==> flow/design.v <==
module bus #(
    parameter DATA_WIDTH = 32,
    parameter ADDR_WIDTH = 8,
    parameter RESP_WIDTH = 3
)
(
    input s0_axi_aclk,
    input s0_axi_aresetn,
    input [ADDR_WIDTH-1:0] s0_axi_awaddr,
    input s0_axi_awvalid,
    output reg s0_axi_awready,
    input [DATA_WIDTH-1:0] s0_axi_wdata,
    input [DATA_WIDTH/8:0] s0_axi_wstrb,
    input s0_axi_wvalid,
    output reg s0_axi_wready,
    output reg [RESP_WIDTH - 1:0] s0_axi_bresp,
    output reg s0_axi_bvalid,
    input s0_axi_bready,
    input [ADDR_WIDTH-1:0] s0_axi_araddr,
    input s0_axi_arvalid,
    output reg s0_axi_arready,
    output reg [DATA_WIDTH-1:0] s0_axi_rdata,
    output reg [RESP_WIDTH - 1:0] s0_axi_rresp,
    output reg s0_axi_rvalid,
    input s0_axi_rready,
    input m1_axi_aclk,
    input m1_axi_aresetn,
    output  reg [ADDR_WIDTH-1:0] m1_axi_awaddr,
    output  reg m1_axi_awvalid,
    input  m1_axi_awready,
    output  reg [DATA_WIDTH-1:0] m1_axi_wdata,
    output  reg [DATA_WIDTH/8:0] m1_axi_wstrb,
    output  reg m1_axi_wvalid,
    input  m1_axi_wready,
    input  [RESP_WIDTH - 1:0] m1_axi_bresp,
    input  m1_axi_bvalid,
    output reg m1_axi_bready,
    output reg [ADDR_WIDTH-1:0] m1_axi_araddr,
    output reg m1_axi_arvalid,
    input  m1_axi_arready,
    input  [DATA_WIDTH-1:0] m1_axi_rdata,
    input  [RESP_WIDTH - 1:0] m1_axi_rresp,
    input  m1_axi_rvalid,
    output reg m1_axi_rready,
    input m2_axi_aclk,
    input m2_axi_aresetn,
    output  reg [ADDR_WIDTH-1:0] m2_axi_awaddr,
    output  reg m2_axi_awvalid,
    input  m2_axi_awready,
    output  reg [DATA_WIDTH-1:0] m2_axi_wdata,
    output  reg [DATA_WIDTH/8:0] m2_axi_wstrb,
    output  reg m2_axi_wvalid,
    input  m2_axi_wready,
    input  [RESP_WIDTH - 1:0] m2_axi_bresp,
    input  m2_axi_bvalid,
    output reg m2_axi_bready,
    output reg [ADDR_WIDTH-1:0] m2_axi_araddr,
    output reg m2_axi_arvalid,
    input  m2_axi_arready,
    input  [DATA_WIDTH-1:0] m2_axi_rdata,
    input  [RESP_WIDTH - 1:0] m2_axi_rresp,
    input  m2_axi_rvalid,
    output reg m2_axi_rready
);
reg [DATA_WIDTH-1:0] cached_slave1_read_data;
reg [ADDR_WIDTH-1:0] cached_slave1_read_address;
reg [DATA_WIDTH-1:0] cached_slave1_write_data;
reg  cached_slave1_write_valid_data;
reg [ADDR_WIDTH-1:0] cached_slave1_write_address;
reg [DATA_WIDTH/8:0] cached_slave1_wstrb;
reg  cached_slave1_write_valid_address;
reg [DATA_WIDTH-1:0] cached_slave2_read_data;
reg [ADDR_WIDTH-1:0] cached_slave2_read_address;
reg [DATA_WIDTH-1:0] cached_slave2_write_data;
reg [ADDR_WIDTH-1:0] cached_slave2_write_address;
reg [DATA_WIDTH/8:0] cached_slave2_wstrb;
reg  cached_slave2_write_valid_data;
reg  cached_slave2_write_valid_address;
  typedef enum {IDLE_WRITE,VALID_WRITE_ADDR,VALID_WRITE_DATA, WRITE_TO_SLAVE1, WRITE_TO_SLAVE2, NOTIFY_MASTER_FROM_SLAVE1, NOTIFY_MASTER_FROM_SLAVE2 } writing_states;
  typedef enum {IDLE_READ, VALID_READ_ADDR, READ_FROM_SLAVE1, READ_FROM_SLAVE2, CACHE_DATA_FROM_SLAVE1,CACHE_DATA_FROM_SLAVE2, WRITE_TO_MASTER_FROM_SLAVE1, WRITE_TO_MASTER_FROM_SLAVE2 } reading_states;
  writing_states write_state;
  reading_states read_state;
always @(posedge s0_axi_aclk) begin
    if (s0_axi_aresetn == 0) begin
      s0_axi_awready <= 0;
      s0_axi_wready <= 0;
      s0_axi_bvalid <= 0;
      m1_axi_awvalid <=0;
      m1_axi_wvalid <=0;
      m2_axi_awvalid <=0;
      m2_axi_wvalid <=0;
      s0_axi_bresp <= 0;
      m1_axi_awaddr <= 0;
      m1_axi_wdata <= 0;
      m1_axi_wstrb <= 0;
      m1_axi_bready <= 0;
      m2_axi_awaddr <= 0;
      m2_axi_wdata <= 0;
      m2_axi_wstrb <= 0;
      m2_axi_bready <= 0;
      cached_slave1_write_address <= 0;
      cached_slave1_write_valid_address <= 0;
      cached_slave1_write_data <= 0;
      cached_slave1_wstrb <= 0;
      cached_slave1_write_valid_data <= 0;
      cached_slave2_write_address <= 0;
      cached_slave2_write_valid_address <= 0;
      cached_slave2_write_data <= 0;
      cached_slave2_wstrb <= 0;
      cached_slave2_write_valid_data <= 0;
      write_state <= IDLE_WRITE;
    end else begin
      case (write_state)
        IDLE_WRITE: begin
          s0_axi_wready <= 1;
          s0_axi_awready <= 1;
          s0_axi_bvalid <= 0;
          if (s0_axi_bready) begin
            s0_axi_wready <= 0;
            s0_axi_awready <= 0;
            write_state <= VALID_WRITE_ADDR;
          end
        end
        VALID_WRITE_ADDR: begin
          if(s0_axi_awaddr == 0 || s0_axi_awaddr == 4)begin
                cached_slave1_write_address <= s0_axi_awaddr;
                cached_slave1_write_valid_address <= s0_axi_awvalid;
                write_state <= VALID_WRITE_DATA;
              end 
          if(s0_axi_awaddr == 16 || s0_axi_awaddr == 20) begin
                cached_slave2_write_address <= s0_axi_awaddr;
                cached_slave2_write_valid_address <= s0_axi_awvalid;
                write_state <= VALID_WRITE_DATA;
              end 
        end
        VALID_WRITE_DATA: begin
            if(cached_slave1_write_address == 0 || cached_slave1_write_address == 4)begin
                cached_slave1_write_data <= s0_axi_wdata;
                cached_slave1_wstrb <= s0_axi_wstrb;
                cached_slave1_write_valid_data <= s0_axi_wvalid;
                write_state <= WRITE_TO_SLAVE1;
              end 
            if(cached_slave2_write_address == 16 || cached_slave2_write_address == 20) begin
                cached_slave2_write_data <= s0_axi_wdata;
                cached_slave2_wstrb <= s0_axi_wstrb;
                cached_slave2_write_valid_data <= s0_axi_wvalid;
                write_state <= WRITE_TO_SLAVE2;
              end 
        end
        WRITE_TO_SLAVE1: begin
            m1_axi_awaddr <= cached_slave1_write_address;
            m1_axi_awvalid <= 1;
            m1_axi_wdata <= cached_slave1_write_data;
            m1_axi_wstrb <= cached_slave1_wstrb;
            m1_axi_wvalid <= 1;
            m1_axi_bready <= s0_axi_bready;
            write_state <= NOTIFY_MASTER_FROM_SLAVE1;
        end
        WRITE_TO_SLAVE2: begin
            m2_axi_awaddr <= cached_slave2_write_address;
            m2_axi_awvalid <= 1;
            m2_axi_wdata <= cached_slave2_write_data;
            m2_axi_wstrb <= cached_slave2_wstrb;
            m2_axi_wvalid <= 1;
            m2_axi_bready <= s0_axi_bready;
            write_state <= NOTIFY_MASTER_FROM_SLAVE2;
          end
        NOTIFY_MASTER_FROM_SLAVE1: begin
            s0_axi_wready <= m1_axi_wready;
            s0_axi_awready <= m1_axi_awready;
            s0_axi_bvalid <= m1_axi_bvalid;
            s0_axi_bresp <= m1_axi_bresp;
            write_state <= IDLE_WRITE;
        end
        NOTIFY_MASTER_FROM_SLAVE2: begin
            s0_axi_wready <= m2_axi_wready;
            s0_axi_awready <= m2_axi_awready;
            s0_axi_bvalid <= m2_axi_bvalid;
            s0_axi_bresp <= m2_axi_bresp;
            write_state <= IDLE_WRITE;
        end
      endcase
    end
  end
always @(posedge s0_axi_aclk) begin
    if (s0_axi_aresetn == 0) begin
       s0_axi_arready <= 0;
       s0_axi_rvalid <= 0;
       s0_axi_rdata <= 0;
       s0_axi_rresp <= 0;
       m1_axi_rready <= 0;
       m2_axi_rready <= 0;
       m1_axi_araddr <= 0;
       m1_axi_arvalid <= 0;
       m2_axi_araddr <= 0;
       m2_axi_arvalid <= 0;
       cached_slave1_read_address <= 0;
       cached_slave1_read_data <= 0;
       cached_slave2_read_address <= 0;
       cached_slave2_read_data <= 0;
       read_state<=IDLE_READ;
    end else begin
      case (read_state)
        IDLE_READ: begin
          s0_axi_arready <= 1; 
          m1_axi_rready <= 0;
          m2_axi_rready <= 0;
          s0_axi_rvalid <= 0;
           if(s0_axi_rready ) begin
            read_state<=VALID_READ_ADDR;
           end
        end
        VALID_READ_ADDR: begin
            if(s0_axi_araddr == 8 || s0_axi_araddr == 12)begin
                cached_slave1_read_address <= s0_axi_araddr;
                s0_axi_arready <= 0;
                s0_axi_rvalid <= 1;
                read_state <= READ_FROM_SLAVE1;
               end 
           if(s0_axi_araddr == 24 || s0_axi_araddr == 28) begin
                 cached_slave2_read_address <= s0_axi_araddr;
                 s0_axi_rvalid <= 1;
                 s0_axi_arready <= 0;
                 read_state <= READ_FROM_SLAVE2;
              end 
        end
        READ_FROM_SLAVE1: begin
            m1_axi_araddr <= cached_slave1_read_address;
            m1_axi_arvalid <= 1;
            m1_axi_rready <= 1;
            read_state <= CACHE_DATA_FROM_SLAVE1;
        end
        READ_FROM_SLAVE2: begin
            m2_axi_araddr <= cached_slave2_read_address;
            m2_axi_arvalid <= 1;
            m2_axi_rready <= 1;
            read_state <= CACHE_DATA_FROM_SLAVE2;
        end
        CACHE_DATA_FROM_SLAVE1: begin
           cached_slave1_read_data <= m1_axi_rdata;
           read_state <= WRITE_TO_MASTER_FROM_SLAVE1;
        end
        CACHE_DATA_FROM_SLAVE2: begin
          cached_slave2_read_data <= m2_axi_rdata;
          read_state <= WRITE_TO_MASTER_FROM_SLAVE2;  
        end
        WRITE_TO_MASTER_FROM_SLAVE1: begin           
              if(m1_axi_arready) begin
                s0_axi_rdata <= cached_slave1_read_data; 
                s0_axi_rvalid <= 1;
                s0_axi_rresp <= 0;
                read_state <= IDLE_READ; 
              end
            s0_axi_rvalid <= 0;
        end
        WRITE_TO_MASTER_FROM_SLAVE2: begin 
            if(m2_axi_arready) begin
              s0_axi_rdata <= cached_slave2_read_data;
              s0_axi_rvalid <= 1;
              s0_axi_rresp <= 0;
              read_state <= IDLE_READ;
            end
            s0_axi_rvalid <= 0;
        end
      endcase
    end
  end
endmodule
module adder#(
    parameter DATA_WIDTH = 32,
    parameter ADDR_WIDTH = 8,
    parameter RESP_WIDTH = 3
)
(
    input s1_axi_aclk,
    input s1_axi_aresetn,
    input [ADDR_WIDTH-1:0] s1_axi_awaddr,
    input s1_axi_awvalid,
    output reg s1_axi_awready,
    input [DATA_WIDTH-1:0] s1_axi_wdata,
    input [DATA_WIDTH/8:0] s1_axi_wstrb,
    input s1_axi_wvalid,
    output reg s1_axi_wready,
    output reg [RESP_WIDTH - 1:0] s1_axi_bresp,
    output reg s1_axi_bvalid,
    input s1_axi_bready,
    input [ADDR_WIDTH-1:0] s1_axi_araddr,
    input s1_axi_arvalid,
    output  s1_axi_arready,
    output reg [DATA_WIDTH-1:0] s1_axi_rdata,
    output reg [RESP_WIDTH - 1:0] s1_axi_rresp,
    output reg s1_axi_rvalid,
    input  s1_axi_rready
);
reg [DATA_WIDTH-1:0] operandA, operandB;
wire [(2*DATA_WIDTH-1):0] result_tmp;
wire [DATA_WIDTH-1:0] overflow_adder;
reg [1:0] operandCounters;
reg [(2*DATA_WIDTH-1):0] result_hold;
reg s1_axi_arready_tmp;
assign s1_axi_arready = s1_axi_arready_tmp;
always@(posedge s1_axi_aclk)
begin
    if(~s1_axi_aresetn) 
    begin
	    s1_axi_awready <= 0;
       s1_axi_wready <= 0;
       operandCounters <= 0;
       operandA <= 0;
       operandB <= 0;
       s1_axi_bresp <= 0;
       s1_axi_bvalid <= 0;
    end
	else if(s1_axi_awvalid == 1 && s1_axi_wvalid == 1 )
	  begin
	     case(s1_axi_awaddr)
		   0:
		     begin
            s1_axi_awready <= 0;
            s1_axi_wready <= 0;
                  operandA <= s1_axi_wdata;
                  if(operandCounters == 2'b10) begin
                     operandCounters <= 1;
                  end
                  else begin
                     operandCounters <= operandCounters + 1;
                  end
                  if (s1_axi_bready == 1) begin
                    s1_axi_awready <= 1;
                    s1_axi_wready <= 1;
                    s1_axi_bresp <= 0;
                    s1_axi_bvalid <= 1;  
                  end
			 end  
		   4: 
		     begin
            s1_axi_awready <= 0;
            s1_axi_wready <= 0;
              operandB <= s1_axi_wdata;  
              if(operandCounters == 2) begin
                    operandCounters <= 1;
              end
                  else begin
                    operandCounters <= operandCounters + 1;
                  end 
              if (s1_axi_bready == 1) begin
                s1_axi_awready <= 1;
                s1_axi_wready <= 1;
                s1_axi_bresp <= 0;
                s1_axi_bvalid <= 1;
              end
			 end 
		   default:
		      begin
			     s1_axi_awready <= 1;
              s1_axi_wready <= 1;
			  end
        endcase
	  end
	else
	  begin
	   s1_axi_bresp <= 0;
      s1_axi_bvalid <= 0;
	  end
end
always@(posedge s1_axi_aclk)
begin
   if(~s1_axi_aresetn)
      result_hold <= 0;
   else if(operandCounters == 2)
      result_hold <= result_tmp;
end
assign result_tmp = (operandCounters == 2) ? operandA + operandB : result_hold;
assign overflow_adder = (result_tmp > (2**DATA_WIDTH)-1)?1:0;    
always@(posedge s1_axi_aclk)
begin
   if(~s1_axi_aresetn) begin
	   s1_axi_rvalid <= 0;
       s1_axi_rresp <= 0;
       s1_axi_rdata <= 0;
   end 
	else if(s1_axi_rready == 1 && s1_axi_arvalid == 1)
      begin
         case(s1_axi_araddr)
            8: begin
                  s1_axi_rvalid <= 1;
                  s1_axi_rresp <= 0;
                  s1_axi_rdata <= result_tmp[31:0];
               end
            12: begin
                  s1_axi_rvalid <= 1;
                  s1_axi_rresp <= 0;
                  s1_axi_rdata <= overflow_adder;
               end
            default: begin
                  s1_axi_rresp <= 0;
               end
         endcase
      end
   else
	  begin
        s1_axi_rresp <= 0;
	  end
end
always@(posedge s1_axi_aclk)
begin
 if(s1_axi_aresetn == 1'b0) 
  begin
   s1_axi_arready_tmp <= 0;
  end 
 else
   if(s1_axi_arvalid && ~s1_axi_arready_tmp )
      s1_axi_arready_tmp <= 1'b1;    
   else
      s1_axi_arready_tmp <= 1'b0; 
 end
endmodule
module multiplier#(
    parameter DATA_WIDTH = 32,
    parameter ADDR_WIDTH = 8,
    parameter RESP_WIDTH = 3
)
(
    input s2_axi_aclk,
    input s2_axi_aresetn,
    input [ADDR_WIDTH-1:0] s2_axi_awaddr,
    input s2_axi_awvalid,
    output reg s2_axi_awready,
    input [DATA_WIDTH-1:0] s2_axi_wdata,
    input [DATA_WIDTH/8:0] s2_axi_wstrb,
    input s2_axi_wvalid,
    output reg s2_axi_wready,
    output reg [RESP_WIDTH - 1:0] s2_axi_bresp,
    output reg s2_axi_bvalid,
    input s2_axi_bready,
    input [ADDR_WIDTH-1:0] s2_axi_araddr,
    input s2_axi_arvalid,
    output  s2_axi_arready,
    output reg [DATA_WIDTH-1:0] s2_axi_rdata,
    output reg [RESP_WIDTH - 1:0] s2_axi_rresp,
    output reg s2_axi_rvalid,
    input  s2_axi_rready
);
reg [DATA_WIDTH-1:0] operandA, operandB;
wire [(2*DATA_WIDTH-1):0] result_tmp;
wire [DATA_WIDTH-1:0] overflow_adder;
reg [1:0] operandCounters;
reg [(2*DATA_WIDTH-1):0] result_hold;
reg s2_axi_arready_tmp;
assign s2_axi_arready = s2_axi_arready_tmp;
always@(posedge s2_axi_aclk)
begin
    if(~s2_axi_aresetn) 
    begin
	    s2_axi_awready <= 0;
       s2_axi_wready <= 0;
       operandCounters <= 0;
       operandA <= 0;
       operandB <= 0;
       s2_axi_bresp <= 0;
       s2_axi_bvalid <= 0;
    end
	else if(s2_axi_awvalid == 1 && s2_axi_wvalid == 1 )
	  begin
	     case(s2_axi_awaddr)
		   16:
		     begin
            s2_axi_awready <= 0;
            s2_axi_wready <= 0;
                  operandA <= s2_axi_wdata;
                  if(operandCounters == 2'b10) begin
                     operandCounters <= 1;
                  end
                  else begin
                     operandCounters <= operandCounters + 1;
                  end
                  if (s2_axi_bready == 1) begin
                    s2_axi_awready <= 1;
                    s2_axi_wready <= 1;
                    s2_axi_bresp <= 0;
                    s2_axi_bvalid <= 1;  
                  end
			 end  
		   20: 
		     begin
            s2_axi_awready <= 0;
            s2_axi_wready <= 0;
              operandB <= s2_axi_wdata;  
              if(operandCounters == 2) begin
                    operandCounters <= 1;
              end
                  else begin
                    operandCounters <= operandCounters + 1;
                  end 
              if (s2_axi_bready == 1) begin
                s2_axi_awready <= 1;
                s2_axi_wready <= 1;
                s2_axi_bresp <= 0;
                s2_axi_bvalid <= 1;
              end
			 end 
		   default:
		      begin
			     s2_axi_awready <= 1;
              s2_axi_wready <= 1;
			  end
        endcase
	  end
	else
	  begin
	   s2_axi_bresp <= 0;
      s2_axi_bvalid <= 0;
	  end
end
always@(posedge s2_axi_aclk)
begin
   if(~s2_axi_aresetn)
      result_hold <= 0;
   else if(operandCounters == 2)
      result_hold <= result_tmp;
end
assign result_tmp = (operandCounters == 2) ? operandA * operandB : result_hold;
assign overflow_adder = (result_tmp > (2**DATA_WIDTH)-1)?1:0;    
always@(posedge s2_axi_aclk)
begin
   if(~s2_axi_aresetn) begin
	   s2_axi_rvalid <= 0;
       s2_axi_rresp <= 0;
       s2_axi_rdata <= 0;
   end 
	else if(s2_axi_rready == 1 && s2_axi_arvalid == 1)
      begin
         case(s2_axi_araddr)
            24: begin
                  s2_axi_rvalid <= 1;
                  s2_axi_rresp <= 0;
                  s2_axi_rdata <= result_tmp[31:0];
               end
            28: begin
                  s2_axi_rvalid <= 1;
                  s2_axi_rresp <= 0;
                  s2_axi_rdata <= overflow_adder;
               end
            default: begin
                  s2_axi_rresp <= 0;
               end
         endcase
      end
   else
	  begin
        s2_axi_rresp <= 0;
	  end
end
always@(posedge s2_axi_aclk)
begin
 if(s2_axi_aresetn == 1'b0) 
  begin
   s2_axi_arready_tmp <= 0;
  end 
 else
   if(s2_axi_arvalid && ~s2_axi_arready_tmp )
      s2_axi_arready_tmp <= 1'b1;    
   else
      s2_axi_arready_tmp <= 1'b0; 
 end
endmodule
module wrapper #(
    parameter DATA_WIDTH = 32,
    parameter ADDR_WIDTH = 8,
    parameter RESP_WIDTH = 3
)
(
    input s3_axi_aclk,
    input s3_axi_aresetn,
    input [ADDR_WIDTH-1:0] s3_axi_awaddr,
    input s3_axi_awvalid,
    output wire s3_axi_awready,
    input [DATA_WIDTH-1:0] s3_axi_wdata,
    input [DATA_WIDTH/8:0] s3_axi_wstrb,
    input s3_axi_wvalid,
    output wire s3_axi_wready,
    output wire [RESP_WIDTH - 1:0] s3_axi_bresp,
    output wire s3_axi_bvalid,
    input s3_axi_bready,
    input [ADDR_WIDTH-1:0] s3_axi_araddr,
    input s3_axi_arvalid,
    output wire s3_axi_arready,
    output wire [DATA_WIDTH-1:0] s3_axi_rdata,
    output wire [RESP_WIDTH - 1:0] s3_axi_rresp,
    output wire s3_axi_rvalid,
    input s3_axi_rready
);
wire [ADDR_WIDTH-1:0] connect_slave1_awaddr;
wire connect_slave1_awvalid;
wire connect_slave1_awready;
wire [DATA_WIDTH-1:0] connect_slave1_wdata;
wire [DATA_WIDTH/8:0] connect_slave1_wstrb;
wire connect_slave1_wvalid;
wire connect_slave1_wready;
wire [RESP_WIDTH - 1:0] connect_slave1_bresp;
wire connect_slave1_bvalid;
wire connect_slave1_bready;
wire [ADDR_WIDTH-1:0] connect_slave1_araddr;
wire connect_slave1_arvalid;
wire connect_slave1_arready;
wire [DATA_WIDTH-1:0] connect_slave1_rdata;
wire [RESP_WIDTH - 1:0] connect_slave1_rresp;
wire connect_slave1_rvalid;
wire connect_slave1_rready;
wire [ADDR_WIDTH-1:0] connect_slave2_awaddr;
wire connect_slave2_awvalid;
wire connect_slave2_awready;
wire [DATA_WIDTH-1:0] connect_slave2_wdata;
wire [DATA_WIDTH/8:0] connect_slave2_wstrb;
wire connect_slave2_wvalid;
wire connect_slave2_wready;
wire [RESP_WIDTH - 1:0] connect_slave2_bresp;
wire connect_slave2_bvalid;
wire connect_slave2_bready;
wire [ADDR_WIDTH-1:0] connect_slave2_araddr;
wire connect_slave2_arvalid;
wire connect_slave2_arready;
wire [DATA_WIDTH-1:0] connect_slave2_rdata;
wire [RESP_WIDTH - 1:0] connect_slave2_rresp;
wire connect_slave2_rvalid;
wire connect_slave2_rready;
bus#(
    .DATA_WIDTH(DATA_WIDTH),
    .ADDR_WIDTH(ADDR_WIDTH),
    .RESP_WIDTH(RESP_WIDTH)
) bus_instiate (
    .s0_axi_aclk(s3_axi_aclk),
    .s0_axi_aresetn(s3_axi_aresetn),
    .s0_axi_awaddr(s3_axi_awaddr),
    .s0_axi_awvalid(s3_axi_awvalid),
    .s0_axi_awready(s3_axi_awready),
    .s0_axi_wdata(s3_axi_wdata),
    .s0_axi_wstrb(s3_axi_wstrb),
    .s0_axi_wvalid(s3_axi_wvalid),
    .s0_axi_wready(s3_axi_wready),
    .s0_axi_bresp(s3_axi_bresp),
    .s0_axi_bvalid(s3_axi_bvalid),
    .s0_axi_bready(s3_axi_bready),
    .s0_axi_araddr(s3_axi_araddr),
    .s0_axi_arvalid(s3_axi_arvalid),
    .s0_axi_arready(s3_axi_arready),
    .s0_axi_rdata(s3_axi_rdata),
    .s0_axi_rresp(s3_axi_rresp),
    .s0_axi_rvalid(s3_axi_rvalid),
    .s0_axi_rready(s3_axi_rready),
    .m1_axi_aclk(s3_axi_aclk),
    .m1_axi_aresetn(s3_axi_aresetn),
    .m1_axi_awaddr(connect_slave1_awaddr),
    .m1_axi_awvalid(connect_slave1_awvalid),
    .m1_axi_awready(connect_slave1_awready),
    .m1_axi_wdata(connect_slave1_wdata),
    .m1_axi_wstrb(connect_slave1_wstrb),
    .m1_axi_wvalid(connect_slave1_wvalid),
    .m1_axi_wready(connect_slave1_wready),
    .m1_axi_bresp(connect_slave1_bresp),
    .m1_axi_bvalid(connect_slave1_bvalid),
    .m1_axi_bready(connect_slave1_bready),
    .m1_axi_araddr(connect_slave1_araddr),
    .m1_axi_arvalid(connect_slave1_arvalid),
    .m1_axi_arready(connect_slave1_arready),
    .m1_axi_rdata(connect_slave1_rdata),
    .m1_axi_rresp(connect_slave1_rresp),
    .m1_axi_rvalid(connect_slave1_rvalid),
    .m1_axi_rready(connect_slave1_rready),
    .m2_axi_aclk(s3_axi_aclk),
    .m2_axi_aresetn(s3_axi_aresetn),
    .m2_axi_awaddr(connect_slave2_awaddr),
    .m2_axi_awvalid(connect_slave2_awvalid),
    .m2_axi_awready(connect_slave2_awready),
    .m2_axi_wdata(connect_slave2_wdata),
    .m2_axi_wstrb(connect_slave2_wstrb),
    .m2_axi_wvalid(connect_slave2_wvalid),
    .m2_axi_wready(connect_slave2_wready),
    .m2_axi_bresp(connect_slave2_bresp),
    .m2_axi_bvalid(connect_slave2_bvalid),
    .m2_axi_bready(connect_slave2_bready),
    .m2_axi_araddr(connect_slave2_araddr),
    .m2_axi_arvalid(connect_slave2_arvalid),
    .m2_axi_arready(connect_slave2_arready),
    .m2_axi_rdata(connect_slave2_rdata),
    .m2_axi_rresp(connect_slave2_rresp),
    .m2_axi_rvalid(connect_slave2_rvalid),
    .m2_axi_rready(connect_slave2_rready)
  );
  adder #(
    .DATA_WIDTH(DATA_WIDTH),
    .ADDR_WIDTH(ADDR_WIDTH),
    .RESP_WIDTH(RESP_WIDTH)
  ) adder_instiate (
    .s1_axi_aclk(s3_axi_aclk),
    .s1_axi_aresetn(s3_axi_aresetn),
    .s1_axi_awaddr(connect_slave1_awaddr),
    .s1_axi_awvalid(connect_slave1_awvalid),
    .s1_axi_awready(connect_slave1_awready),
    .s1_axi_wdata(connect_slave1_wdata),
    .s1_axi_wstrb(connect_slave1_wstrb),
    .s1_axi_wvalid(connect_slave1_wvalid),
    .s1_axi_wready(connect_slave1_wready),
    .s1_axi_bresp(connect_slave1_bresp),
    .s1_axi_bvalid(connect_slave1_bvalid),
    .s1_axi_bready(connect_slave1_bready),
    .s1_axi_araddr(connect_slave1_araddr),
    .s1_axi_arvalid(connect_slave1_arvalid),
    .s1_axi_arready(connect_slave1_arready),
    .s1_axi_rdata(connect_slave1_rdata),
    .s1_axi_rresp(connect_slave1_rresp),
    .s1_axi_rvalid(connect_slave1_rvalid),
    .s1_axi_rready(connect_slave1_rready)
  );
   multiplier #(
    .DATA_WIDTH(DATA_WIDTH),
    .ADDR_WIDTH(ADDR_WIDTH),
    .RESP_WIDTH(RESP_WIDTH)
   ) multiplier_instiate (
    .s2_axi_aclk(s3_axi_aclk),
    .s2_axi_aresetn(s3_axi_aresetn),
    .s2_axi_awaddr(connect_slave2_awaddr),
    .s2_axi_awvalid(connect_slave2_awvalid),
    .s2_axi_awready(connect_slave2_awready),
    .s2_axi_wdata(connect_slave2_wdata),
    .s2_axi_wstrb(connect_slave2_wstrb),
    .s2_axi_wvalid(connect_slave2_wvalid),
    .s2_axi_wready(connect_slave2_wready),
    .s2_axi_bresp(connect_slave2_bresp),
    .s2_axi_bvalid(connect_slave2_bvalid),
    .s2_axi_bready(connect_slave2_bready),
    .s2_axi_araddr(connect_slave2_araddr),
    .s2_axi_arvalid(connect_slave2_arvalid),
    .s2_axi_arready(connect_slave2_arready),
    .s2_axi_rdata(connect_slave2_rdata),
    .s2_axi_rresp(connect_slave2_rresp),
    .s2_axi_rvalid(connect_slave2_rvalid),
    .s2_axi_rready(connect_slave2_rready)
  );
endmodule
==> flow/run.sh <==
#!/bin/bash
# the make line also repeats each setting of config.mk as NAME=value (left out here)
make -C /OpenROAD-flow-scripts/flow DESIGN_CONFIG=/design/flow/config.mk WORK_HOME=/design/flow/orfs CLKGATE_MAP_FILE= finish
==> flow/config.mk <==
export PLATFORM = sky130hd
export DESIGN_NAME = wrapper
export DESIGN_NICKNAME = wrapper
export VERILOG_FILES = /design/flow/design.v
export SDC_FILE = /design/flow/constraint.sdc
export NUM_CORES = 4
export LEC_CHECK = 0
export ABC_AREA = 0
export CAP_MARGIN = 20
export CORE_MARGIN = 2
export CORE_UTILIZATION = 66
export MAX_ROUTING_LAYER = met4
export SETUP_SLACK_MARGIN = -0.5
export SLEW_MARGIN = 20
==> flow/constraint.sdc <==
create_clock -name core_clock -period 6.35 [get_ports {s3_axi_aclk}]
set_input_delay 1.2700 -clock core_clock [delete_from_list [all_inputs] [get_ports {s3_axi_aclk}]]
set_output_delay 1.2700 -clock core_clock [all_outputs]
set_load 0.01 [all_outputs]
==> results of run 1 <==
[metal layers]
metal	GRT usage, %	routed length, um	vias to the layer above
li1	-	-	20900
met1	47.9	65000	22800
met2	59.9	78200	1673
met3	7.05	13300	421
met4	12.4	6810	0
met5	-	0	-
[cell type report]
type	instances	area, um^2	area share, %
inverter	911	3430	5.02
tap	1155	1450	2.12
timing repair buffer	692	6540	9.58
multi-input combinational	4519	41400	60.6
sequential	645	13000	19.1
clock buffer	98	2040	2.99
antenna	1	2.50	0.00367
clock inverter	31	392	0.574
[through the flow]
| step | TNS (ns) | hold WS (ns) | cell area, um^2 | util, % | cells |
|---|---|---|---|---|---|
| final | -59.43 | 0.438 | 68300 | 78.7 | 8052 |
| after floorplan | -12.61 | 0.411 | 58200 | - | 6484 |
| after CTS | -56.75 | 0.439 | 66800 | 77.0 | 8012 |
| after global routing | -73.94 | 0.454 | 68200 | 78.7 | 8051 |
| after detailed placement | -66.85 | 0.433 | 63300 | 73.0 | 7864 |
| after global placement | -63.07 | 0.428 | 63300 | 73.0 | 7864 |
[repair_timing]
action,CTS,global route
resized,216,251
setup endpoints to repair,70,73
buffers inserted,20,46
pin swaps,78,142
hold buffers,0,0
cloned,2,4
==> out/summary.json, run 1 <==
{
  "run_status": {
    "outcome": "finished with violations",
    "failed_checks": "negative setup slack"
  },
  "floorplan": {
    "die_w_um": 300,
    "coreArea_um2": 86800,
    "chipHeight_um": 300,
    "row_count": 108,
    "initCoreUtil_pct": 66.5,
    "pin_count": 103,
    "chipArea_um2": 89800
  },
  "detailed_routing": {
    "drtIter0Drc": 3528,
    "postRouteAntennaNets": 0,
    "drtPass1Iterations": 6,
    "route.detailed.drc": 0,
    "vias_per_cell": 5.68,
    "routed_wl_um": 163000,
    "route.vias.total": 45700,
    "wl_per_cell_um": 20.3
  },
  "pwr": {
    "clock_power_share_pct": 50.5,
    "total_leakage_power_nw": 30.7,
    "switching_share_pct": 22.6,
    "share_comb_of_total_power_pct": 1.6,
    "netSwitchingPower_mw": 1.90,
    "power.sequential.fraction_pct": 47.9,
    "p_int_mw": 6.53,
    "power_attributed_to_combinational_cells_mw": 0.132,
    "powerDensity_nw_per_um2": 124,
    "top_consumer": "the clock network",
    "power_sequential_mw": 4.04,
    "power.ir.vdd_worst_uv": 229,
    "post-layout-total-power_mw": 8.44,
    "pwr.group.clock_mw": 4.26
  },
  "yosys": {
    "post_synth_xor_area_fraction_pct": 1.03,
    "synthesis.instances": 6479,
    "largest_area_cell": "fa_1",
    "synth_dominant_cell_count": "nand2_1",
    "synth-edff-count": 0,
    "ys_sh_simple_pct": 18.5,
    "synth_adder_area_share_pct": 37.5,
    "syn_avg_cell_area_um2": 8.90,
    "ff_type": "dfxtp_1",
    "post_synth_ao_oa_area_fraction_pct": 8.00,
    "postSynth.asyncResetShare_pct": 0,
    "yosys_warnings": 3,
    "chip_area_line_of_the_yosys_report_um2": 57700,
    "syn-cell-area_um2": 57700,
    "synth-seq-cells": 645,
    "synth_top_area_share_pct": 31.1,
    "topCombFamilyByArea": "adder cells",
    "ys_cells": 6479,
    "synth_cell_count_leaders": "nand2_1, inv_1, fa_1, dfxtp_1, and2_1",
    "synthMuxAreaShare_pct": 3.68,
    "synthTopCellsByArea": "fa_1, dfxtp_1, nand2_1",
    "yosysUniqueCellTypes": 94,
    "synth-seq-area-share_pct": 22.4
  },
  "final_timing": {
    "fmaxAchievable_mhz": 126,
    "worst_path_setup_slack_after_routing_ns": -1.59,
    "period_used_pct": 125,
    "rsz0062_at_grt": "yes",
    "tightest_slew_ns": 1.19,
    "drv_slew": 0,
    "max-slew-margin-rel_pct": 20.0,
    "finalClockSkew_ns": 0.0670,
    "hold_viol_final": 0,
    "timing.final.setup_violations": 74,
    "period_needed_ns": 7.94
  },
  "clock_network": {
    "cts.htree.levels": 3,
    "clock-sinks": 645,
    "maximum_number_of_buffers_from_clock_root_to_sink": 3,
    "register_clock_pin_slew_on_the_reported_worst_setup_and_hold_paths_ns": 0.07,
    "cts_made_buffers": 71,
    "cts_root_buffer": "clkbuf_16",
    "clock_insertion_delay_worst_skew_ns": 0.68,
    "cts_tree": "yes"
  },
  "critical_path": {
    "crit_arrival_ns": 8.44,
    "crit_path_end": "multiplier_instiate.s2_axi_rdata[0]$_SDFFE_PN0P_",
    "req_time_crit_path_ns": 6.85,
    "criticalPathCategory": "flip-flop to flip-flop",
    "timing.critical_path.slowest_cell_delay_ns": 0.59,
    "worst_setup_path_startpoint": "multiplier_instiate.operandA[12]$_SDFFE_PN0P_",
    "critPathMostFrequentCell": "fa_1",
    "critical-path-slowest-cell": "fa_2",
    "rrSetupSlack_ns": -1.59,
    "start_kind": "flip-flop",
    "crit_cells": 25,
    "regToRegEndpoint": "multiplier_instiate.s2_axi_rdata[0]$_SDFFE_PN0P_",
    "crit-reg2reg-launch": "multiplier_instiate.operandA[12]$_SDFFE_PN0P_",
    "rr_worst_depth": 25,
    "worstSetupEndpointType": "flip-flop",
    "kind_of_cell_adding_the_most_delay_to_the_critical_path": "adder cells",
    "timing.critical_path.buf_inv": 4,
    "worst-path-max-fanout": 11
  },
  "global_routing": {
    "antenna_found_initial": 1,
    "grtUsageTotal_pct": 37.3,
    "globalRoute.totalOverflow": 0,
    "grt_pass1_vias": 47000,
    "grt_pass1_wl_um": 255000,
    "grt_max_degree": 133
  },
  "layout": {
    "finalNetCount": 8092,
    "fillCellCount": 6034,
    "area_growth_syn_to_layout_pct": 18.3
  },
  "placement": {
    "io_buffer_count": 88,
    "gp_congestion": 0.957,
    "dp_hpwl_um": 125000,
    "worst_setup_slack_post_dpl_ns": -1.67
  },
  "worst_hold_path": {
    "hold_start": "adder_instiate.s1_axi_arready_tmp$_SDFF_PN0_",
    "timing.hold.worst_endpoint": "adder_instiate.s1_axi_arready_tmp$_SDFF_PN0_",
    "hold_path.class": "flip-flop to flip-flop",
    "holdPathStages": 1
  },
  "flow_run": {
    "stage_log_warnings": 45,
    "max_cap_viols": 0
  }
}
==> run 2: changes to the inputs <==
- ABC_AREA: 0 -> not set
- CORE_UTILIZATION: 66 -> 72
- CTS_CLUSTER_SIZE: not set -> 72
- MAX_ROUTING_LAYER: met4 -> not set
- PLACE_DENSITY_LB_ADDON: not set -> 0.0
- SETUP_SLACK_MARGIN: -0.5 -> not set
- clock period: 6.35 -> 7.26 ns (I/O delays scaled with it)
==> out/summary.json, run 2 <==
{
  "global_routing": {
    "grt.busiest_layer": "met2",
    "grt_use_met1_pct": 48.3,
    "grt_pass1_wl_um": 251000,
    "grt_pass1_vias": 47700,
    "globalRoute.totalOverflow": 0,
    "met3_usage_pct": 8.67,
    "met2_global_route_usage_pct": 65.1,
    "grt_max_degree": 154,
    "grtUsageTotal_pct": 38.8,
    "antenna_found_initial": 1
  },
  "yosys": {
    "synth_cell_count_leaders": "nand2_1, inv_1, fa_1, dfxtp_1, and2_1",
    "synth_top_area_share_pct": 31.1,
    "ys_cells": 6479,
    "topCombFamilyByArea": "adder cells",
    "synth_dominant_cell_count": "nand2_1",
    "syn_avg_cell_area_um2": 8.90,
    "synth-seq-area-share_pct": 22.4,
    "ys_sh_simple_pct": 18.5,
    "post_synth_ao_oa_area_fraction_pct": 8.00,
    "largest_area_cell": "fa_1",
    "postSynth.asyncResetShare_pct": 0,
    "syn-cell-area_um2": 57700,
    "yosys_warnings": 3,
    "ff_type": "dfxtp_1",
    "post_synth_xor_area_fraction_pct": 1.03,
    "synth_adder_area_share_pct": 37.5,
    "synthTopCellsByArea": "fa_1, dfxtp_1, nand2_1",
    "yosysUniqueCellTypes": 94,
    "chip_area_line_of_the_yosys_report_um2": 57700,
    "synthMuxAreaShare_pct": 3.68,
    "synth-edff-count": 0,
    "synthesis.instances": 6479,
    "synth-seq-cells": 645
  },
  "critical_path": {
    "regToRegEndpoint": "multiplier_instiate.s2_axi_rdata[0]$_SDFFE_PN0P_",
    "start_kind": "flip-flop",
    "crit_path_end": "multiplier_instiate.s2_axi_rdata[0]$_SDFFE_PN0P_",
    "req_time_crit_path_ns": 7.75,
    "critPathMostFrequentCell": "fa_1",
    "kind_of_cell_adding_the_most_delay_to_the_critical_path": "adder cells",
    "worst_setup_path_startpoint": "multiplier_instiate.operandB[2]$_SDFFE_PN0P_",
    "timing.critical_path.slowest_cell_delay_ns": 0.59,
    "timing.critical_path.buf_inv": 4,
    "worst-path-max-fanout": 8,
    "rr_worst_depth": 25,
    "critical-path-slowest-cell": "fa_1",
    "crit_cells": 25,
    "worstSetupEndpointType": "flip-flop",
    "criticalPathCategory": "flip-flop to flip-flop",
    "crit_arrival_ns": 8.59,
    "rrSetupSlack_ns": -0.84,
    "crit-reg2reg-launch": "multiplier_instiate.operandB[2]$_SDFFE_PN0P_"
  },
  "detailed_routing": {
    "wl_per_cell_um": 21.1,
    "drtPass1Iterations": 8,
    "route.detailed.drc": 0,
    "drtIter0Drc": 3894,
    "vias_per_cell": 5.94,
    "postRouteAntennaNets": 0,
    "routed_wl_um": 167000,
    "route.vias.total": 47000
  },
  "final_timing": {
    "fmaxAchievable_mhz": 123,
    "max-slew-margin-rel_pct": 27.6,
    "period_needed_ns": 8.10,
    "tightest_slew_ns": 1.09,
    "worst_path_setup_slack_after_routing_ns": -0.839,
    "period_used_pct": 112,
    "timing.final.setup_violations": 33,
    "rsz0062_at_grt": "yes",
    "hold_viol_final": 0,
    "drv_slew": 0,
    "fin_worst_hold_slack_ns": 0.439,
    "finalClockSkew_ns": 0.0442
  },
  "placement": {
    "gp_congestion": 0.958,
    "place.detailed.instances": 7696,
    "io_buffer_count": 88,
    "placement.cell_area_um2": 62700,
    "dp_hpwl_um": 119000
  },
  "floorplan": {
    "row_count": 103,
    "chipHeight_um": 287,
    "chipArea_um2": 82400,
    "coreArea_um2": 79100,
    "pin_count": 103,
    "initCoreUtil_pct": 72.9,
    "die_w_um": 287
  },
  "layout": {
    "finalNetCount": 8056,
    "area_growth_syn_to_layout_pct": 18.0,
    "post_layout_nonfiller_instances": 7909,
    "final_area_um2": 68100
  },
  "clock_network": {
    "maximum_number_of_buffers_from_clock_root_to_sink": 3,
    "cts_tree": "yes",
    "register_clock_pin_slew_on_the_reported_worst_setup_and_hold_paths_ns": 0.06,
    "clock-sinks": 645,
    "cts.htree.levels": 3,
    "cts_hold_buffers": 0,
    "cts_root_buffer": "clkbuf_16",
    "clock_insertion_delay_worst_skew_ns": 0.64,
    "cts_made_buffers": 68
  },
  "pwr": {
    "p_int_mw": 5.67,
    "total_leakage_power_nw": 30.6,
    "netSwitchingPower_mw": 1.65,
    "power.ir.vdd_worst_uv": 252,
    "switching_share_pct": 22.6,
    "clock_power_share_pct": 50.1,
    "power_attributed_to_combinational_cells_mw": 0.118,
    "top_consumer": "the clock network",
    "pwr.group.clock_mw": 3.67,
    "power_sequential_mw": 3.54,
    "share_comb_of_total_power_pct": 1.6,
    "post-layout-total-power_mw": 7.32,
    "power.sequential.fraction_pct": 48.3,
    "powerDensity_nw_per_um2": 108
  },
  "flow_run": {
    "stage_log_warnings": 43,
    "max_cap_viols": 0
  },
  "worst_hold_path": {
    "hold_start": "multiplier_instiate.s2_axi_arready_tmp$_SDFF_PN0_",
    "hold_path.class": "flip-flop to flip-flop",
    "holdPathStages": 1,
    "timing.hold.worst_endpoint": "multiplier_instiate.s2_axi_arready_tmp$_SDFF_PN0_"
  },
  "run_status": {
    "outcome": "finished with violations",
    "failed_checks": "negative setup slack"
  }
}
[run 2: layer usage]
metal	wire (um)	vias to the layer above
li1	-	20800
met1	60000	23300
met2	80300	2233
met3	15900	680
met4	10700	0
met5	0	-
[run 2: layout make-up]
class / instances / area (um^2)
multi-input cells: 4519 / 41300
flip-flops and latches: 645 / 13000
fillers: 4262 / 11000
repair buffers: 659 / 6630
inverters: 911 / 3430
clock buffers: 99 / 2000
well taps: 1050 / 1310
clock inverters: 25 / 393
diodes: 1 / 2.50
[run 2: stage by stage]
stage | setup TNS, ns | worst slack, ns | util [%]
2_1_floorplan | -0.0816 | -0.0816 | -
3_3_place_gp | -6.93 | -0.793 | 79.2
3_5_place_dp | -8.26 | -0.822 | 79.2
4_1_cts | -3.44 | -0.717 | 83.5
5_1_grt | -14.27 | -1.08 | 86.0
6_report | -8.41 | -0.839 | 86.0
[run 2: timing repair]
action                                  4_1_cts  5_1_grt
buffers inserted                             30       49
gates cloned                                  2       15
pin swaps                                   103      156
gates resized                               200      325
endpoints found under the setup margin       45       56
==> run 3: changes to the inputs <==
- ABC_AREA: not set -> 0
- CTS_CLUSTER_DIAMETER: not set -> 332
- CTS_CLUSTER_SIZE: 72 -> 21
- GPL_TIMING_DRIVEN: not set -> 1
- MAX_ROUTING_LAYER: not set -> met5
- SETUP_SLACK_MARGIN: not set -> -0.53
- clock period: 7.26 -> 6.92 ns (I/O delays scaled with it)
==> out/summary.json, run 3 <==
{
  "critical_path": {
    "timing.critical_path.buf_inv": 4,
    "worstSetupEndpointType": "flip-flop",
    "crit_arrival_ns": 8.47,
    "critPathMostFrequentCell": "fa_1",
    "crit_cells": 25,
    "start_kind": "flip-flop",
    "timing.critical_path.slowest_cell_delay_ns": 0.60,
    "rrSetupSlack_ns": -1.07,
    "worst_setup_path_startpoint": "multiplier_instiate.operandA[13]$_SDFFE_PN0P_",
    "regToRegEndpoint": "multiplier_instiate.s2_axi_rdata[0]$_SDFFE_PN0P_",
    "critical-path-slowest-cell": "fa_2",
    "criticalPathCategory": "flip-flop to flip-flop",
    "worst-path-max-fanout": 11,
    "rr_worst_depth": 25,
    "kind_of_cell_adding_the_most_delay_to_the_critical_path": "adder cells",
    "crit-reg2reg-launch": "multiplier_instiate.operandA[13]$_SDFFE_PN0P_",
    "crit_path_end": "multiplier_instiate.s2_axi_rdata[0]$_SDFFE_PN0P_",
    "req_time_crit_path_ns": 7.40
  },
  "yosys": {
    "syn-cell-area_um2": 57700,
    "post_synth_ao_oa_area_fraction_pct": 8.00,
    "synthTopCellsByArea": "fa_1, dfxtp_1, nand2_1",
    "topCombFamilyByArea": "adder cells",
    "synth_dominant_cell_count": "nand2_1",
    "synth-edff-count": 0,
    "yosys_warnings": 3,
    "post_synth_xor_area_fraction_pct": 1.03,
    "postSynth.asyncResetShare_pct": 0,
    "ff_type": "dfxtp_1",
    "ys_sh_simple_pct": 18.5,
    "synth-seq-area-share_pct": 22.4,
    "ys_cells": 6479,
    "synth_top_area_share_pct": 31.1,
    "synthesis.instances": 6479,
    "synth_adder_area_share_pct": 37.5,
    "synthMuxAreaShare_pct": 3.68,
    "synth-seq-cells": 645,
    "yosysUniqueCellTypes": 94,
    "syn_avg_cell_area_um2": 8.90,
    "largest_area_cell": "fa_1",
    "synth_cell_count_leaders": "nand2_1, inv_1, fa_1, dfxtp_1, and2_1",
    "chip_area_line_of_the_yosys_report_um2": 57700
  },
  "pwr": {
    "top_consumer": "sequential cells",
    "switching_share_pct": 22.3,
    "share_comb_of_total_power_pct": 2.0,
    "post-layout-total-power_mw": 6.04,
    "clock_power_share_pct": 36.6,
    "p_int_mw": 4.69,
    "netSwitchingPower_mw": 1.35,
    "pwr.group.clock_mw": 2.21,
    "power.ir.vdd_worst_uv": 227,
    "power.sequential.fraction_pct": 61.4,
    "powerDensity_nw_per_um2": 92.3,
    "power_sequential_mw": 3.71,
    "power_attributed_to_combinational_cells_mw": 0.120,
    "total_leakage_power_nw": 29.6
  },
  "worst_hold_path": {
    "hold_path.class": "flip-flop to flip-flop",
    "hold_start": "multiplier_instiate.s2_axi_arready_tmp$_SDFF_PN0_",
    "holdPathStages": 1,
    "timing.hold.worst_endpoint": "multiplier_instiate.s2_axi_arready_tmp$_SDFF_PN0_"
  },
  "final_timing": {
    "fmaxAchievable_mhz": 125,
    "hold_viol_final": 0,
    "timing.setup.tns_ns": -23.48,
    "tightest_slew_ns": 1.06,
    "period_needed_ns": 7.99,
    "finalClockSkew_ns": 0.0552,
    "drv_slew": 0,
    "period_used_pct": 115,
    "max-slew-margin-rel_pct": 29.4,
    "rsz0062_at_grt": "yes",
    "fin_worst_hold_slack_ns": 0.452,
    "timing.final.setup_violations": 63,
    "worst_path_setup_slack_after_routing_ns": -1.07
  },
  "layout": {
    "final-comb-area_um2": 40700,
    "post_layout_nonfiller_instances": 7799,
    "area_growth_syn_to_layout_pct": 13.4,
    "final_area_um2": 65400,
    "layout.core_utilization_pct": 82.7,
    "fillCellCount": 4940,
    "seq_cell_area_um2": 13000,
    "finalNetCount": 7997
  },
  "clock_network": {
    "clock_insertion_delay_worst_skew_ns": 0.63,
    "cts.htree.levels": 2,
    "clock-sinks": 645,
    "cts_root_buffer": "clkbuf_16",
    "cts_tree": "yes",
    "maximum_number_of_buffers_from_clock_root_to_sink": 3,
    "register_clock_pin_slew_on_the_reported_worst_setup_and_hold_paths_ns": 0.12,
    "cts_hold_buffers": 0,
    "cts_made_buffers": 36
  },
  "floorplan": {
    "chipArea_um2": 82400,
    "pin_count": 103,
    "chipHeight_um": 287,
    "initCoreUtil_pct": 72.9,
    "row_count": 103,
    "coreArea_um2": 79100,
    "die_w_um": 287
  },
  "global_routing": {
    "grt_max_degree": 156,
    "met3_usage_pct": 7.32,
    "grt_pass1_vias": 47600,
    "antenna_found_initial": 1,
    "met2_global_route_usage_pct": 65.2,
    "grt.busiest_layer": "met2",
    "grt_pass1_wl_um": 248000,
    "grt_use_met1_pct": 48.5,
    "globalRoute.totalOverflow": 0,
    "grtUsageTotal_pct": 38.2
  },
  "detailed_routing": {
    "drtIter0Drc": 3558,
    "route.detailed.drc": 0,
    "drtPass1Iterations": 7,
    "route.vias.total": 45700,
    "vias_per_cell": 5.86,
    "wl_per_cell_um": 20.2,
    "routed_wl_um": 157000,
    "postRouteAntennaNets": 0
  },
  "placement": {
    "worst_setup_slack_post_dpl_ns": -1.27,
    "gp_congestion": 0.967,
    "place.detailed.instances": 7733,
    "io_buffer_count": 88,
    "dp_hpwl_um": 122000,
    "placement.cell_area_um2": 63000
  },
  "flow_run": {
    "max_cap_viols": 0,
    "stage_log_warnings": 42
  },
  "run_status": {
    "failed_checks": "negative setup slack",
    "outcome": "finished with violations"
  }
}
[run 3: layout make-up]
type	count	share of cell area [%]
timing repair buffer	632	9.16
antenna	2	0.00765
multi-input combinational	4519	62.3
inverter	911	5.24
clock inverter	4	0.0861
tap	1050	2.01
sequential	645	19.9
clock buffer	36	1.38
[run 3: per-layer routing]
| metal | up-vias | routed length, um |
|---|---|---|
| met5 | - | 0 |
| met4 | 0 | 7520 |
| met3 | 467 | 13600 |
| met2 | 1911 | 77300 |
| met1 | 22700 | 59100 |
| li1 | 20600 | - |
[run 3: timing repair]
action,in CTS,in global routing
setup endpoints to repair,35,48
setup buffers,19,28
endpoints found under the hold margin,0,0
gates cloned,0,2
pin swaps,34,89
resized,127,192
==> run 4: changes to the inputs <==
- ABC_AREA: 0 -> not set
- CTS_CLUSTER_DIAMETER: 332 -> not set
- CTS_CLUSTER_SIZE: 21 -> 72
- GPL_TIMING_DRIVEN: 1 -> not set
- MAX_ROUTING_LAYER: met5 -> not set
- SETUP_SLACK_MARGIN: -0.53 -> 2.22
- clock period: 6.92 -> 7.71 ns (I/O delays scaled with it)
==> out/summary.json, run 4 <==
{
  "critical_path": {
    "regToRegEndpoint": "multiplier_instiate.s2_axi_rdata[0]$_SDFFE_PN0P_",
    "rrSetupSlack_ns": -0.54,
    "crit-reg2reg-launch": "multiplier_instiate.operandA[18]$_SDFFE_PN0P_",
    "critPathMostFrequentCell": "fa_1",
    "rr_worst_depth": 26,
    "crit_cells": 26,
    "timing.critical_path.buf_inv": 5,
    "kind_of_cell_adding_the_most_delay_to_the_critical_path": "adder cells",
    "worstSetupEndpointType": "flip-flop",
    "criticalPathCategory": "flip-flop to flip-flop",
    "worst-path-max-fanout": 10,
    "worst_setup_path_startpoint": "multiplier_instiate.operandA[18]$_SDFFE_PN0P_",
    "start_kind": "flip-flop",
    "crit_arrival_ns": 8.74,
    "critical-path-slowest-cell": "fa_2",
    "crit_path_end": "multiplier_instiate.s2_axi_rdata[0]$_SDFFE_PN0P_",
    "timing.critical_path.slowest_cell_delay_ns": 0.59,
    "req_time_crit_path_ns": 8.20
  },
  "clock_network": {
    "cts_tree": "yes",
    "register_clock_pin_slew_on_the_reported_worst_setup_and_hold_paths_ns": 0.07,
    "cts_made_buffers": 68,
    "maximum_number_of_buffers_from_clock_root_to_sink": 3,
    "clock_insertion_delay_worst_skew_ns": 0.65,
    "clock-sinks": 645,
    "cts.htree.levels": 3,
    "cts_root_buffer": "clkbuf_16"
  },
  "yosys": {
    "syn-cell-area_um2": 57700,
    "ys_cells": 6479,
    "synth_dominant_cell_count": "nand2_1",
    "topCombFamilyByArea": "adder cells",
    "synth-seq-area-share_pct": 22.4,
    "postSynth.asyncResetShare_pct": 0,
    "ys_sh_simple_pct": 18.5,
    "synthesis.instances": 6479,
    "synth_cell_count_leaders": "nand2_1, inv_1, fa_1, dfxtp_1, and2_1",
    "largest_area_cell": "fa_1",
    "synth_top_area_share_pct": 31.1,
    "post_synth_xor_area_fraction_pct": 1.03,
    "synth_adder_area_share_pct": 37.5,
    "yosys_warnings": 3,
    "ff_type": "dfxtp_1",
    "post_synth_ao_oa_area_fraction_pct": 8.00,
    "chip_area_line_of_the_yosys_report_um2": 57700,
    "synth-edff-count": 0,
    "yosysUniqueCellTypes": 94,
    "synthMuxAreaShare_pct": 3.68,
    "synthTopCellsByArea": "fa_1, dfxtp_1, nand2_1",
    "synth-seq-cells": 645,
    "syn_avg_cell_area_um2": 8.90
  },
  "pwr": {
    "top_consumer": "the clock network",
    "netSwitchingPower_mw": 1.55,
    "powerDensity_nw_per_um2": 100,
    "share_comb_of_total_power_pct": 1.5,
    "power_attributed_to_combinational_cells_mw": 0.106,
    "power.sequential.fraction_pct": 48.7,
    "power.ir.vdd_worst_uv": 205,
    "post-layout-total-power_mw": 6.83,
    "total_leakage_power_nw": 30.5,
    "pwr.group.clock_mw": 3.40,
    "switching_share_pct": 22.7,
    "clock_power_share_pct": 49.8,
    "power_sequential_mw": 3.33,
    "p_int_mw": 5.29
  },
  "layout": {
    "seq_cell_area_um2": 13000,
    "final_area_um2": 68100,
    "post_layout_nonfiller_instances": 7887,
    "layout.core_utilization_pct": 86.1,
    "finalNetCount": 8036,
    "area_growth_syn_to_layout_pct": 18.1,
    "fillCellCount": 4238,
    "final-comb-area_um2": 41700
  },
  "detailed_routing": {
    "drtPass1Iterations": 6,
    "wl_per_cell_um": 21.3,
    "postRouteAntennaNets": 0,
    "vias_per_cell": 5.98,
    "route.detailed.drc": 0,
    "route.vias.total": 47200,
    "routed_wl_um": 168000,
    "drtIter0Drc": 4081
  },
  "placement": {
    "placement.cell_area_um2": 62400,
    "dp_hpwl_um": 118000,
    "io_buffer_count": 88,
    "worst_setup_slack_post_dpl_ns": -0.309,
    "place.detailed.instances": 7637,
    "gp_congestion": 0.952
  },
  "global_routing": {
    "grt_pass1_wl_um": 253000,
    "grtUsageTotal_pct": 39.1,
    "grt_max_degree": 159,
    "globalRoute.totalOverflow": 0,
    "grt_pass1_vias": 48300,
    "antenna_found_initial": 4
  },
  "flow_run": {
    "stage_log_warnings": 49,
    "max_cap_viols": 0
  },
  "final_timing": {
    "worst_path_setup_slack_after_routing_ns": -0.543,
    "finalClockSkew_ns": 0.0481,
    "period_needed_ns": 8.25,
    "max-slew-margin-rel_pct": 22.5,
    "drv_slew": 0,
    "tightest_slew_ns": 1.16,
    "fin_worst_hold_slack_ns": 0.439,
    "hold_viol_final": 0,
    "timing.final.setup_violations": 10,
    "rsz0062_at_grt": "yes",
    "fmaxAchievable_mhz": 121,
    "period_used_pct": 107,
    "timing.setup.tns_ns": -1.52
  },
  "floorplan": {
    "die_w_um": 287,
    "chipHeight_um": 287,
    "coreArea_um2": 79100,
    "chipArea_um2": 82400,
    "pin_count": 103,
    "initCoreUtil_pct": 72.9,
    "row_count": 103
  },
  "run_status": {
    "outcome": "finished with violations",
    "failed_checks": "negative setup slack"
  },
  "worst_hold_path": {
    "hold_path.class": "flip-flop to flip-flop",
    "timing.hold.worst_endpoint": "multiplier_instiate.s2_axi_arready_tmp$_SDFF_PN0_",
    "hold_start": "multiplier_instiate.s2_axi_arready_tmp$_SDFF_PN0_",
    "holdPathStages": 1
  }
}
[run 4: cell type report]
cell class,instances,area share [%]
Timing Repair Buffer,639,9.34
Tap cell,1050,1.93
Clock inverter,36,0.636
Sequential cell,645,19.1
Antenna cell,3,0.0110
Multi-Input combinational cell,4519,61.2
Clock buffer,84,2.75
Inverter,911,5.03
[run 4: what timing repair did]
| item | CTS | global route |
|---|---|---|
| setup endpoints to repair | 81 | 81 |
| pin swaps | 132 | 156 |
| gates cloned | 7 | 7 |
| hold buffers | 0 | 0 |
| buffers inserted | 71 | 42 |
| gates resized | 298 | 214 |
[run 4: per-layer routing]
metal / GRT usage, % / vias up / part of all wire, %
met5: 0 / - / 0.031
met3: 8.89 / 826 / 9.4
li1: - / 20700 / -
met4: 19.3 / 8 / 7.2
met2: 65.5 / 2445 / 48
met1: 47.9 / 23200 / 36
==> run 5: changes to the inputs <==
- CORE_UTILIZATION: 72 -> 64
- CTS_CLUSTER_DIAMETER: not set -> 287
- CTS_CLUSTER_SIZE: 72 -> not set
- PLACE_DENSITY: not set -> 0.35
- PLACE_DENSITY_LB_ADDON: 0.0 -> not set
- SETUP_SLACK_MARGIN: 2.22 -> not set
- TNS_END_PERCENT: not set -> 5
- clock period: 7.71 -> 5.59 ns (I/O delays scaled with it)
==> out/summary.json, run 5 <==
{
  "global_routing": {
    "grt_pass1_wl_um": 255000,
    "grtUsageTotal_pct": 34.8,
    "antenna_found_initial": 3,
    "grt_max_degree": 145,
    "grt_pass1_vias": 46200,
    "globalRoute.totalOverflow": 0
  },
  "pwr": {
    "power_sequential_mw": 4.59,
    "power.ir.vdd_worst_uv": 358,
    "power.sequential.fraction_pct": 46.6,
    "power_attributed_to_combinational_cells_mw": 0.152,
    "share_comb_of_total_power_pct": 1.5,
    "total_leakage_power_nw": 30.3,
    "netSwitchingPower_mw": 2.10,
    "clock_power_share_pct": 51.9,
    "powerDensity_nw_per_um2": 148,
    "pwr.group.clock_mw": 5.12,
    "top_consumer": "the clock network",
    "p_int_mw": 7.77,
    "switching_share_pct": 21.3
  },
  "yosys": {
    "largest_area_cell": "fa_1",
    "synth_dominant_cell_count": "nand2_1",
    "ff_type": "dfxtp_1",
    "syn_avg_cell_area_um2": 8.90,
    "synth_top_area_share_pct": 31.1,
    "syn-cell-area_um2": 57700,
    "chip_area_line_of_the_yosys_report_um2": 57700,
    "yosysUniqueCellTypes": 94,
    "synth-seq-area-share_pct": 22.4,
    "ys_cells": 6479,
    "topCombFamilyByArea": "adder cells",
    "synth_cell_count_leaders": "nand2_1, inv_1, fa_1, dfxtp_1, and2_1",
    "synthTopCellsByArea": "fa_1, dfxtp_1, nand2_1",
    "synthMuxAreaShare_pct": 3.68,
    "postSynth.asyncResetShare_pct": 0,
    "synthesis.instances": 6479,
    "synth_adder_area_share_pct": 37.5,
    "synth-edff-count": 0,
    "post_synth_ao_oa_area_fraction_pct": 8.00,
    "ys_sh_simple_pct": 18.5,
    "post_synth_xor_area_fraction_pct": 1.03,
    "synth-seq-cells": 645,
    "yosys_warnings": 3
  },
  "worst_hold_path": {
    "hold_path.class": "flip-flop to flip-flop",
    "hold_start": "adder_instiate.s1_axi_arready_tmp$_SDFF_PN0_",
    "holdPathStages": 1,
    "timing.hold.worst_endpoint": "adder_instiate.s1_axi_arready_tmp$_SDFF_PN0_"
  },
  "critical_path": {
    "timing.critical_path.buf_inv": 4,
    "critPathMostFrequentCell": "fa_1",
    "crit_arrival_ns": 8.40,
    "worst_setup_path_startpoint": "multiplier_instiate.operandA[13]$_SDFFE_PN0P_",
    "kind_of_cell_adding_the_most_delay_to_the_critical_path": "adder cells",
    "req_time_crit_path_ns": 6.10,
    "rrSetupSlack_ns": -2.30,
    "worstSetupEndpointType": "flip-flop",
    "worst-path-max-fanout": 14,
    "rr_worst_depth": 25,
    "critical-path-slowest-cell": "fa_1",
    "crit_path_end": "multiplier_instiate.s2_axi_rdata[0]$_SDFFE_PN0P_",
    "crit-reg2reg-launch": "multiplier_instiate.operandA[13]$_SDFFE_PN0P_",
    "start_kind": "flip-flop",
    "timing.critical_path.slowest_cell_delay_ns": 0.61,
    "crit_cells": 25,
    "criticalPathCategory": "flip-flop to flip-flop",
    "regToRegEndpoint": "multiplier_instiate.s2_axi_rdata[0]$_SDFFE_PN0P_"
  },
  "final_timing": {
    "period_used_pct": 141,
    "fmaxAchievable_mhz": 127,
    "worst_path_setup_slack_after_routing_ns": -2.30,
    "period_needed_ns": 7.89,
    "finalClockSkew_ns": 0.0466,
    "drv_slew": 0,
    "timing.final.setup_violations": 79,
    "max-slew-margin-rel_pct": 26.8,
    "rsz0062_at_grt": "yes",
    "hold_viol_final": 0,
    "tightest_slew_ns": 1.10
  },
  "detailed_routing": {
    "drtPass1Iterations": 6,
    "postRouteAntennaNets": 0,
    "vias_per_cell": 5.58,
    "drtIter0Drc": 3237,
    "route.detailed.drc": 0,
    "diodes": 0,
    "routed_wl_um": 157000,
    "route.vias.total": 44800,
    "wl_per_cell_um": 19.6
  },
  "layout": {
    "layout.core_utilization_pct": 74.6,
    "area_growth_syn_to_layout_pct": 15.9,
    "post_layout_nonfiller_instances": 8021,
    "finalNetCount": 8042
  },
  "clock_network": {
    "register_clock_pin_slew_on_the_reported_worst_setup_and_hold_paths_ns": 0.07,
    "clock-sinks": 645,
    "cts.htree.levels": 3,
    "cts_hold_buffers": 0,
    "cts_tree": "yes",
    "clock_insertion_delay_worst_skew_ns": 0.65,
    "cts_root_buffer": "clkbuf_16",
    "cts_made_buffers": 68,
    "maximum_number_of_buffers_from_clock_root_to_sink": 3
  },
  "run_status": {
    "failed_checks": "negative setup slack",
    "outcome": "finished with violations"
  },
  "floorplan": {
    "row_count": 110,
    "initCoreUtil_pct": 64.4,
    "pin_count": 103,
    "chipHeight_um": 304,
    "chipArea_um2": 92500,
    "coreArea_um2": 89600,
    "die_w_um": 304
  },
  "flow_run": {
    "max_cap_viols": 0,
    "stage_log_warnings": 43
  },
  "placement": {
    "worst_setup_slack_post_dpl_ns": -2.53,
    "io_buffer_count": 88,
    "place.detailed.instances": 7881,
    "gp_congestion": 0.972,
    "dp_hpwl_um": 125000
  }
}
-- run 5: repair_timing --
item | in CTS | in global routing
pin swaps | 52 | 25
setup buffers | 14 | 1
gates resized | 176 | 73
setup endpoints to repair | 81 | 81
-- run 5: cell type report --
cell class	instances	area (um^2)
Tap cell	1176	1470
Fill cell	6827	22700
Clock inverter	33	608
Timing Repair Buffer	645	5800
Multi-Input combinational cell	4519	40600
Sequential cell	645	13000
Inverter	911	3430
Clock buffer	92	1940
-- run 5: metal layers --
layer  wire length, um  track usage [%]  vias to the layer above
met5                34                0                        -
met4              4900             10.8                        6
met3             11100             6.00                      291
met2             75000             57.4                     1426
met1             66200             47.3                    22300
li1                  -                -                    20700
-- run 5: metrics by stage --
stage,hold slack [ns],total power [mW],setup TNS (ns),cell area [um^2]
floorplan,0.411,4.78,-68.74,58200
global placement,0.428,4.86,-124.23,63200
detailed placement,0.435,4.86,-128.06,63200
CTS,0.443,9.92,-104.13,66600
global route,0.464,10.1,-124.09,66900
finish,0.442,9.86,-106.13,66900
Power is estimated from default activity; no workload was simulated.
